Setup of v27:
Design tt_um_control_top, start of the top module:
module tt_um_control_top #(
  parameter ADDRW = 24,
  parameter OPCODEW = 2,
  parameter REQ_QDEPTH = 4,
  parameter COMP_QDEPTH = 4
  ) (
    input  wire       ena,       
    input  wire       clk,       
    input  wire       rst_n,     
    input  wire [7:0] ui_in, 
    output wire [7:0] uo_out, 
    input  wire [7:0] uio_in,     
    output wire [7:0] uio_out, 
    output wire [7:0] uio_oe      
);
Size: ~4300 cells after synthesis, about 860 flip-flops, ~43 I/O pins.
Settings: LEC_CHECK=0, ABC_AREA=1, CAP_MARGIN=20, CORE_MARGIN=2, CORE_UTILIZATION=72, CTS_CLUSTER_DIAMETER=225, CTS_CLUSTER_SIZE=10, HOLD_SLACK_MARGIN=0.28, PLACE_DENSITY_LB_ADDON=0.05, SETUP_SLACK_MARGIN=0.92, SLEW_MARGIN=20; clock period 3.31 ns.
run.sh (not shown) runs the stock make flow with config.mk's settings and CLKGATE_MAP_FILE=.
Changes in v51 relative to v27:
Settings: SETUP_SLACK_MARGIN: 0.92 -> unset; PLACE_DENSITY_LB_ADDON: 0.05 -> unset; ABC_AREA: 1 -> unset; CTS_CLUSTER_DIAMETER: 225 -> unset; CTS_CLUSTER_SIZE: 10 -> unset; CORE_UTILIZATION: 72 -> 37; HOLD_SLACK_MARGIN: 0.28 -> unset; the clock period (ns, I/O delays scaled along): 3.31 -> 5.86.
==> comparison <==
Sort v51 and v27 by cell area after layout desc -> top: v27. For v27, the launch point of the worst path was bus_arbiter_inst.curr_mode[0], unlike v51, where it was bus_arbiter_inst.curr_mode[1]. For v51, the library cell contributing the largest single delay on the critical path was sky130_fd_sc_hd__ha_1, unlike v27, where it was sky130_fd_sc_hd__dfrtp_1. Taking v27 as the reference, in v51 non-clock buffer count decreased about 55%, combinational share of cell area increased 0.67 points, global-route usage decreased 20 points, DRC violation total after the first TritonRoute iteration decreased 37%.
Relative to v51, the following input files were edited for v2:
Settings: swapping 37 for 40 in CORE_UTILIZATION.
Findings:
Taking v51 as the reference point, the routing usage on met3 of v2 rises by 0.29 points. [compare] base=v51 new=v2: chip area in the Yosys report flat; clock buffer count in the final layout saw a decrease; clock network contribution to total cell area decreased by 0.68 points relative to the old numbers. Comparing v51 against v2, there is no change at all in post-route antenna net violation count. Across both runs, total length of routed met3 wires was lower for v2 than for v51.
Inputs modified between v2 and v56:
Settings: PLACE_DENSITY newly set to 0.37; CORE_UTILIZATION changed from 40 to 71; the clock period (ns, I/O delays scaled along) changed from 5.86 to 10.2.
Results
Relative to v2, the highest ir drop seen on vdd of v56 is lower by about 33%.
Compared to v2, v56 was floorplanned on a smaller die.
v56: transition at the pin with the smallest max-transition slack 5.7 ps below v2
v2 consumes more power than v56.
Input-level comparison between v3 and v56:
Settings: changing CORE_UTILIZATION from 71 to 64; removing PLACE_DENSITY (formerly 0.37); changing the clock period (ns, I/O delays scaled along) from 10.2 to 14.7.
==> comparison <==
The higher utilization came out of v56.
As far as CTS H-tree depth goes, v3 and v56 are indistinguishable; the numbers are identical.
Detailed route, v3 vs v56: via total lower for v3
Of v56 and v3, v56 shows the lower die size, with v3 above it.
There was hardly any difference in worst hold slack between v3 and v56.
v3 vs v56 — core box area rose 10%.
Static leakage for v3 is higher than for v56.
Diff v56..v3 | AND-OR/OR-AND share of the synthesized area | unchanged
Setup changes, v3 to v34
Settings: CORE_UTILIZATION changed from 64 to 8.
### Flow results
- Taking v3 as the reference, in v34 worst slack on hold paths has decreased, area of the chip has increased, final critical-path required period has decreased, area of the synthesized netlist per yosys stat has remained practically unchanged, via count has decreased.

========
tt_um_control_top again, from the RTL that the note above started with.
// tt_um_control_top
module tt_um_control_top #(
  parameter ADDRW = 24,
  parameter OPCODEW = 2,
  parameter REQ_QDEPTH = 4,
  parameter COMP_QDEPTH = 4
  ) (
    input  wire       ena,       
    input  wire       clk,       
    input  wire       rst_n,     
    input  wire [7:0] ui_in, 
    output wire [7:0] uo_out, 
    input  wire [7:0] uio_in,     
    output wire [7:0] uio_out, 
    output wire [7:0] uio_oe      
);
  wire [7:0] in_bus = ui_in | uio_in;
  wire mosi = in_bus[0];
  wire spi_clk = in_bus[1];
  wire cs_n = in_bus[2];
  wire bus_ready = in_bus[3];
  wire [2:0] ack_in = in_bus[6:4];   
  wire miso;
  wire [7:0] data_bus_out;
  wire data_bus_valid;
  wire [7:0] out_bus;
  assign out_bus[0] = miso;
  assign out_bus[6:1] = data_bus_out[6:1];
  assign out_bus[7] = data_bus_valid;
  assign uio_out = out_bus;
  assign uo_out = out_bus;
  assign uio_oe = 8'b0 & {8{&{1'b0, ena, in_bus[7], data_bus_out[7], data_bus_out[0], 
                              valid, serializer_err, curr_mode_top, counter_top}}};
  localparam AES_INSTRW = 3*ADDRW + OPCODEW;
  localparam SHA_INSTRW = 2*ADDRW + OPCODEW;
  wire valid;
  wire [OPCODEW-1:0] opcode;
  wire [ADDRW-1:0] key_addr;
  wire [ADDRW-1:0] text_addr;
  wire [ADDRW-1:0] dest_addr;
  wire req_q_valid;
  deserializer #(.ADDRW(ADDRW), .OPCODEW(OPCODEW)) 
  ...
make LEC_CHECK=0 ABC_AREA=1 CAP_MARGIN=0 CORE_ASPECT_RATIO=0.51 CORE_MARGIN=2 CORE_UTILIZATION=71 CTS_CLUSTER_DIAMETER=236 HOLD_SLACK_MARGIN=-0.08 PLACE_DENSITY_LB_ADDON=0.06 SETUP_SLACK_MARGIN=1.63 SLEW_MARGIN=20 finish   # period 5.75 ns
Then changed:
- ABC_AREA: 1 -> unset
- CAP_MARGIN: 0 -> 20
- CORE_ASPECT_RATIO: 0.51 -> unset
- CORE_UTILIZATION: 71 -> 56
- CTS_CLUSTER_DIAMETER: 236 -> unset
- HOLD_SLACK_MARGIN: -0.08 -> unset
- PLACE_DENSITY_LB_ADDON: 0.06 -> unset
- SETUP_SLACK_MARGIN: 1.63 -> unset
- clock period: 5.75 -> 3.31 ns (I/O delays scaled with it)
This time the run finished but failed the layout checks on setup timing.
Routed wire length went down by 16%.
Clock power went up by 93%.
Utilization went down by 14 points.
Clock-buffer cell count went up by 24.
Area after synthesis went down by 4.4%.
Worst setup slack is worse by 1700 ps.
Die area went up by 21%.
Global-route usage went down by 12 points.
Final cell count went down by 25%.
Power figures rest on the tool's default switching activity, not on a simulated workload.
